## run 1
==> flow/design.v <==
module PE(
    rst_n,
    in_valid,
    clk,
    up_in,
    left_in,
    right_out,
    down_out,
    result_out
);
input clk;
input rst_n;
input [7:0] up_in, left_in;
input in_valid;
output reg [7:0] right_out, down_out;
output reg [31:0] result_out;
always @(posedge clk or negedge rst_n) begin
    if(!rst_n) begin
        result_out <= 0;
        right_out <= 0;
        down_out <= 0;
    end
    else if(in_valid) begin
        result_out <= 0;
        right_out <= 0;
        down_out <= 0;
    end
    else begin
        result_out <= result_out + up_in * left_in;
        right_out <= left_in;
        down_out <= up_in;
    end
end
endmodule
module buffer (
    input clk,
    input rst_n,
    input in_valid,
    input [31:0] data_in,
    output reg [31:0] data_out
);
reg [7:0] r1_temp1;
reg [7:0] r2_temp1, r2_temp2;
reg [7:0] r3_temp1, r3_temp2, r3_temp3;
always @(posedge clk or negedge rst_n) begin
    if (!rst_n) begin
        data_out <= 32'b0;
        r1_temp1 <= 8'b0;
        r2_temp1 <= 8'b0;
        r2_temp2 <= 8'b0;
        r3_temp1 <= 8'b0;
        r3_temp2 <= 8'b0;
        r3_temp3 <= 8'b0;
    end 
    else if(in_valid) begin
        data_out <= 32'b0;
        r1_temp1 <= 8'b0;
        r2_temp1 <= 8'b0;
        r2_temp2 <= 8'b0;
        r3_temp1 <= 8'b0;
        r3_temp2 <= 8'b0;
        r3_temp3 <= 8'b0;
    end
    else begin
        r1_temp1 <= data_in[23:16];
        r2_temp1 <= r2_temp2;
        r2_temp2 <= data_in[15:8];
        r3_temp1 <= r3_temp2;
        r3_temp2 <= r3_temp3;
        r3_temp3 <= data_in[7:0];
        data_out <= {data_in[31:24], r1_temp1, r2_temp1, r3_temp1};
    end
end 
endmodule
module systolic_array(
    rst_n,
    in_valid,
    clk,
    in_a,
    in_b,
    out_c_r1,
    out_c_r2,
    out_c_r3,
    out_c_r4
);
input rst_n;
input in_valid;
input clk;
input [31:0] in_a;
input [31:0] in_b;
output [127:0] out_c_r1; 
output [127:0] out_c_r2;
output [127:0] out_c_r3;
output [127:0] out_c_r4;
wire [7:0] vertical_wire[4:0][3:0]; 
wire [7:0] horizontal_wire[3:0][4:0];  
wire [31:0] c_wire[3:0][3:0]; 
assign vertical_wire[0][0] = in_b[31:24];  
assign vertical_wire[0][1] = in_b[23:16];  
assign vertical_wire[0][2] = in_b[15:8];  
assign vertical_wire[0][3] = in_b[7:0];   
assign horizontal_wire[0][0] = in_a[31:24];  
assign horizontal_wire[1][0] = in_a[23:16];  
assign horizontal_wire[2][0] = in_a[15:8];   
assign horizontal_wire[3][0] = in_a[7:0];    
genvar i,j;
generate
    for(i=0;i<4;i=i+1) begin:ROW
        for(j=0;j<4;j=j+1) begin:COL
            PE pe(
                .rst_n(rst_n),
                .in_valid(in_valid),
                .clk(clk),
                .up_in(vertical_wire[i][j]),
                .left_in(horizontal_wire[i][j]),
                .right_out(horizontal_wire[i][j+1]),
                .down_out(vertical_wire[i+1][j]),
                .result_out(c_wire[i][j])
            );
        end
    end
endgenerate
assign out_c_r1 = {c_wire[0][0], c_wire[0][1], c_wire[0][2], c_wire[0][3]};
assign out_c_r2 = {c_wire[1][0], c_wire[1][1], c_wire[1][2], c_wire[1][3]};
assign out_c_r3 = {c_wire[2][0], c_wire[2][1], c_wire[2][2], c_wire[2][3]};
assign out_c_r4 = {c_wire[3][0], c_wire[3][1], c_wire[3][2], c_wire[3][3]};
endmodule
module TPU(
    clk,
    rst_n,
    in_valid,
    K,
    M,
    N,
    busy,
    A_wr_en,
    A_index,
    A_data_in,
    A_data_out,
    B_wr_en,
    B_index,
    B_data_in,
    B_data_out,
    C_wr_en,
    C_index,
    C_data_in,
    C_data_out
);
input clk;
input rst_n;
input            in_valid;
input [7:0]      K;
input [7:0]      M;
input [7:0]      N;
output reg       busy;
output reg          A_wr_en;
output reg [15:0]   A_index;
output     [31:0]   A_data_in;
input  [31:0]       A_data_out;
output reg          B_wr_en;
output reg [15:0]   B_index;
output     [31:0]   B_data_in;
input  [31:0]       B_data_out;
output reg          C_wr_en;
output reg [15:0]   C_index;
output reg [127:0]  C_data_in;
input  [127:0]      C_data_out;
assign A_data_in = 32'd0;
assign B_data_in = 32'd0;
reg [31:0] A_buffer_in, B_buffer_in;
reg [31:0] A_buffer_out, B_buffer_out;
wire [127:0] c_out[3:0];
buffer weight_buffer_A (
    .clk(clk),
    .rst_n(rst_n),
    .in_valid(in_valid),
    .data_in(A_buffer_in),
    .data_out(A_buffer_out)
);
buffer input_buffer_B (
    .clk(clk),
    .rst_n(rst_n),
    .in_valid(in_valid),
    .data_in(B_buffer_in),
    .data_out(B_buffer_out)
);
reg sa_valid;
systolic_array SA (
    .rst_n(rst_n),
    .in_valid(sa_valid),
    .clk(clk),
    .in_a(A_buffer_out),
    .in_b(B_buffer_out),
    .out_c_r1(c_out[0]),
    .out_c_r2(c_out[1]),
    .out_c_r3(c_out[2]),
    .out_c_r4(c_out[3])
);
reg [7:0] M_reg, N_reg, K_reg;
reg [7:0] tile_m, tile_n, tile_k;
reg [7:0] max_tile_m, max_tile_n, max_tile_k;
wire [127:0] c_row0 = c_out[0];
wire [127:0] c_row1 = c_out[1];
wire [127:0] c_row2 = c_out[2];
wire [127:0] c_row3 = c_out[3];
integer i, j;
localparam IDLE = 3'd0;
localparam LOAD = 3'd1;
localparam CALC = 3'd2;
localparam WRITEBACK = 3'd3;
localparam DONE = 3'd4;
reg [3:0] state, next_state;
reg [7:0] load_cnt, calc_cnt, wb_cnt;
reg [15:0] A_addr, B_addr, C_addr;
always @(*) begin
    if(tile_k == max_tile_k - 1) begin
        if(tile_k * 4 + load_cnt > K_reg) begin
            A_addr = (((tile_m * K_reg) + K_reg)) ;
            B_addr = (((tile_n * K_reg) + K_reg));
        end
        else begin
            A_addr = (((tile_m * K_reg) + (tile_k * 4))) + load_cnt;
            B_addr = (((tile_n * K_reg) + (tile_k * 4))) + load_cnt;
        end
    end
    else begin
        A_addr = (((tile_m * K_reg) + (tile_k * 4))) + load_cnt;
        B_addr = (((tile_n * K_reg) + (tile_k * 4))) + load_cnt;
    end
    C_addr = ((tile_n * M_reg) + (tile_m * 4)) + wb_cnt;
end
reg [15:0] next_tile_m, next_tile_n;
always @(*) begin
    if(tile_n < max_tile_n - 1) begin
        next_tile_n = tile_n + 1;
        next_tile_m = tile_m;
    end
    else begin
        next_tile_n = 0;
        if(tile_m < max_tile_m - 1) begin
            next_tile_m = tile_m + 1;
        end
        else begin
            next_tile_m = 0;
        end
    end
end
always @(posedge clk or negedge rst_n) begin
    if(!rst_n) begin
        M_reg <= 0;
        N_reg <= 0;
        K_reg <= 0;
        max_tile_m <= 0;
        max_tile_n <= 0; 
        max_tile_k <= 0;
        tile_k <= 0;
    end
    else if(in_valid) begin
        M_reg <= M;
        N_reg <= N;
        K_reg <= K;
        max_tile_m <= (M + 3) >> 2;  
        max_tile_n <= (N + 3) >> 2; 
        max_tile_k <= (K + 3) >> 2; 
        tile_k <= 0;
    end
end
always @(*) begin
    case(state)
        IDLE: begin
            if(in_valid)
                next_state = LOAD;
            else
                next_state = IDLE;
        end
        LOAD: begin
            if(load_cnt > K_reg || tile_k * 4 + load_cnt > K_reg) 
                next_state = CALC;
            else
                next_state = LOAD;
        end
        CALC: begin
            if(calc_cnt == 7)
                next_state = WRITEBACK;    
            else
                next_state = CALC;
        end
        WRITEBACK: begin
            if(wb_cnt > 3 || tile_m * 4 + wb_cnt >= M_reg) begin
                if(tile_n < max_tile_n - 1 || tile_m < max_tile_m - 1)
                    next_state = LOAD;
                else
                    next_state = DONE;
            end
            else
                next_state = WRITEBACK;
        end
        DONE: begin
            next_state = IDLE;
        end
        default: next_state = IDLE;
    endcase
end
always @(posedge clk or negedge rst_n) begin
    if(!rst_n) begin
        busy <= 0;
        A_wr_en <= 0;
        B_wr_en <= 0;
        C_wr_en <= 0;
        A_index <= 0;
        B_index <= 0;
        C_index <= 0;
        load_cnt <= 0;
        calc_cnt <= 0;
        wb_cnt <= 0;
        sa_valid <= 0;
        tile_m <= 0;
        tile_n <= 0;
        state <= IDLE;
    end
    else begin
        state <= next_state;
        case(state)
            IDLE: begin
                if(in_valid) begin
                    busy <= 1;
                    load_cnt <= 0;
                    calc_cnt <= 0;
                    wb_cnt <= 0;
                    sa_valid <= 1;
                end
                else begin
                    busy <= 0;
                end
                A_buffer_in <= 0;
                B_buffer_in <= 0;
                C_wr_en <= 0;
            end
            LOAD: begin
                A_index <= A_addr;
                B_index <= B_addr;
                sa_valid <= 0;
                if(tile_k * 4 + load_cnt > K_reg) begin
                    A_buffer_in <= 0; 
                    B_buffer_in <= 0;
                end
                else if(load_cnt == 0) begin
                    A_buffer_in <= 0; 
                    B_buffer_in <= 0;
                end
                else begin
                    A_buffer_in <= A_data_out;
                    B_buffer_in <= B_data_out;
                end
                if(load_cnt > K_reg) begin
                    load_cnt <= 0;
                end
                else begin
                    load_cnt <= load_cnt + 1;
                end
            end
            CALC: begin
                A_buffer_in <= 0;
                B_buffer_in <= 0;
                if(calc_cnt == 7) begin
                    calc_cnt <= 0;
                end
                else begin
                    calc_cnt <= calc_cnt + 1;
                end
            end
            WRITEBACK: begin
                if(wb_cnt <= 3 && tile_m * 4 + wb_cnt < M_reg) begin
                    C_wr_en <= 1;
                    C_index <= C_addr;
                    C_data_in <= c_out[wb_cnt];
                    wb_cnt <= wb_cnt + 1;
                end
                else begin
                    C_wr_en <= 0;
                    sa_valid <= 1;
                    tile_m <= next_tile_m;
                    tile_n <= next_tile_n;
                    wb_cnt <= 0;
                end
            end
            DONE: begin
                busy <= 0;
                C_wr_en <= 0;
            end
        endcase
        if(in_valid) begin
            tile_m <= 0;
            tile_n <= 0;
        end
    end
end
endmodule
make LEC_CHECK=0 ABC_AREA=1 CAP_MARGIN=20 CORE_ASPECT_RATIO=0.86 CORE_MARGIN=2 CORE_UTILIZATION=72 CTS_CLUSTER_SIZE=46 GPL_ROUTABILITY_DRIVEN=1 MAX_ROUTING_LAYER=met5 MIN_ROUTING_LAYER=met1 PLACE_DENSITY=0.66 SETUP_SLACK_MARGIN=1.14 SLEW_MARGIN=5 TNS_END_PERCENT=75 finish   # period 3.84 ns
run.sh (not shown) runs the stock make flow with config.mk's settings and CLKGATE_MAP_FILE=.
Run 1 failed in global routing with GRT-0232.
For run 2, these inputs were changed with respect to run 1:
- clearing ABC_AREA, which used to be 1
- swapping met5 for met4 in MAX_ROUTING_LAYER
- swapping 75 for 25 in TNS_END_PERCENT
- swapping 46 for 58 in CTS_CLUSTER_SIZE
- swapping 1.14 for 0.64 in SETUP_SLACK_MARGIN
- swapping 0.86 for 0.76 in CORE_ASPECT_RATIO
- clearing PLACE_DENSITY, which used to be 0.66
- swapping 72 for 68 in CORE_UTILIZATION
- swapping 3.84 for 6.72 in the clock period (ns, I/O delays scaled along)
[summary]
Run 2 went all the way through the flow, and no timing, DRC or antenna check failed. In run 2 the post-CTS repair timing setup buffer count turned out 211 lower than in run 1. Diff run 1 -> run 2: and-or/or-and share of the synthesized area went up 0.17 points, total number of placement rows went down 8, post-synthesis xor/xnor area fraction went up 2.0 points. Total cell area reported by yosys after synthesis went down by a few percent going from run 1 to run 2. Comparing run 1 against run 2, there is no change at all in number of I/O port buffers. The run showing the smaller initial core utilization is run 2.
Inputs modified between run 2 and run 3:
- CTS_CLUSTER_SIZE no longer set, was 58
- TNS_END_PERCENT no longer set, was 25
- MIN_ROUTING_LAYER no longer set, was met1
- GPL_ROUTABILITY_DRIVEN no longer set, was 1
- CORE_UTILIZATION now 66, was 68
- CORE_ASPECT_RATIO no longer set, was 0.76
- MAX_ROUTING_LAYER no longer set, was met4
- SETUP_SLACK_MARGIN no longer set, was 0.64
- SLEW_MARGIN now 20, was 5
- the clock period (ns, I/O delays scaled along) now 5.33, was 6.72
Results
- Going from run 2 to run 3, smallest hold slack fell 280 ps, power per cell area increased by 64 mW/mm^2 relative to the old numbers, routed wire length now smaller.
- The termination of the worst setup path comes out C_index[14] in one run and C_index[15] in the other, namely in run 2 and run 3 respectively.
- Post-placement setup slack: run 3 worse than run 2
- Run 3 vs run 2 on area growth from synthesis to layout: run 3 is the higher one.
- Worst endpoint data arrival time for run 3: 560 ps down relative to run 2
- Number of antenna violations at the first check in global routing sits lower in run 3 than in run 2.
- Top layer used by detailed routing = met5: run 3; top layer used by detailed routing = met4: run 2
- Comparing run 3 with run 2, the share of power burned in combinational logic came out essentially unchanged.
- The first-pass GRT wire length reported for run 3 is greater than that of run 2 by 0.66%.
- Run 3 vs run 2 on flop share of the area: run 3 is the lower one.
Setup changes, run 3 to run 4
- changing CORE_UTILIZATION from 66 to 70
- setting PLACE_DENSITY to 0.6 for the first time
- setting SETUP_SLACK_MARGIN to 0.92 for the first time
- changing the clock period (ns, I/O delays scaled along) from 5.33 to 4.83
==> results <==
- Run 4: complete, dirty (setup timing)
- On run 4: placeable core region is about 6.4% lower than what run 3 gave.
- Taking run 3 as the reference point, the core utilization at floorplan of run 4 rises by 4.5 points.
- Looking at number of buffers other than clock buffers in the final layout, run 4 sits about 180% above run 3.
#### Input delta (run 5 over run 4)
- an added CTS_CLUSTER_SIZE of 17
- a change of CAP_MARGIN from 20 to 15
- a change of SETUP_SLACK_MARGIN from 0.92 to 0.54
- a deleted PLACE_DENSITY that had been 0.6
- a change of the clock period (ns, I/O delays scaled along) from 4.83 to 4.38
Results
Comparing run 4 and run 5, clock network fraction of design power is lower on run 5.
For the total negative setup slack, run 5 came in 114,850 ps lower than run 4 did.
Diff run 4 and run 5: hold slack lower in run 5
Completing all stages was not enough for run 5: its layout failed the final checks because of setup timing.
Taking run 4 as the reference, in run 5 share of final layout cell area taken by clock buffers and inverters held; final tally of setup violations climbed 317; area share of xor/xnor cells in the synthesized design barely changed; required time of the critical path saw a decrease.
Run 4 → run 5: number of global-route vias before repair has increased; final wirelength now larger.
The following lists how run 6 was set up differently from run 5:
- setting PLACE_DENSITY to 0.6 for the first time
- removing SETUP_SLACK_MARGIN (formerly 0.54)
- changing CAP_MARGIN from 15 to 20
- changing CORE_UTILIZATION from 70 to 69
- changing CTS_CLUSTER_SIZE from 17 to 98
- setting ABC_AREA to 1 for the first time
- changing the clock period (ns, I/O delays scaled along) from 4.38 to 4.99
Notes after the runs:
Status | run 5 and run 6 | clean except run 5. No crash in run 5: every stage finished, but the layout fails its final checks due to setup timing. Area after synthesis delta (run 6 − run 5): unfavourable. The fmax in run 6 was higher than what run 5 gave. Compared with run 5, in run 6 sequential share of layout area picked up an extra 2.3 points, register share of total power now larger. Diff run 5 -> run 6 | number of nets in the layout | increase of 1,807. Diff run 5 and run 6: required time of the critical path higher in run 6. Between run 5 and run 6, die span in x is lower for run 5, run 6 comes in above that. In the reports for run 5 and run 6, the larger worst vdd rail ir drop belongs to run 5. Of run 5 and run 6, the lower share of the cycle needed by the critical path after routing belongs to run 6.
Power and IR drop assume default switching activity.
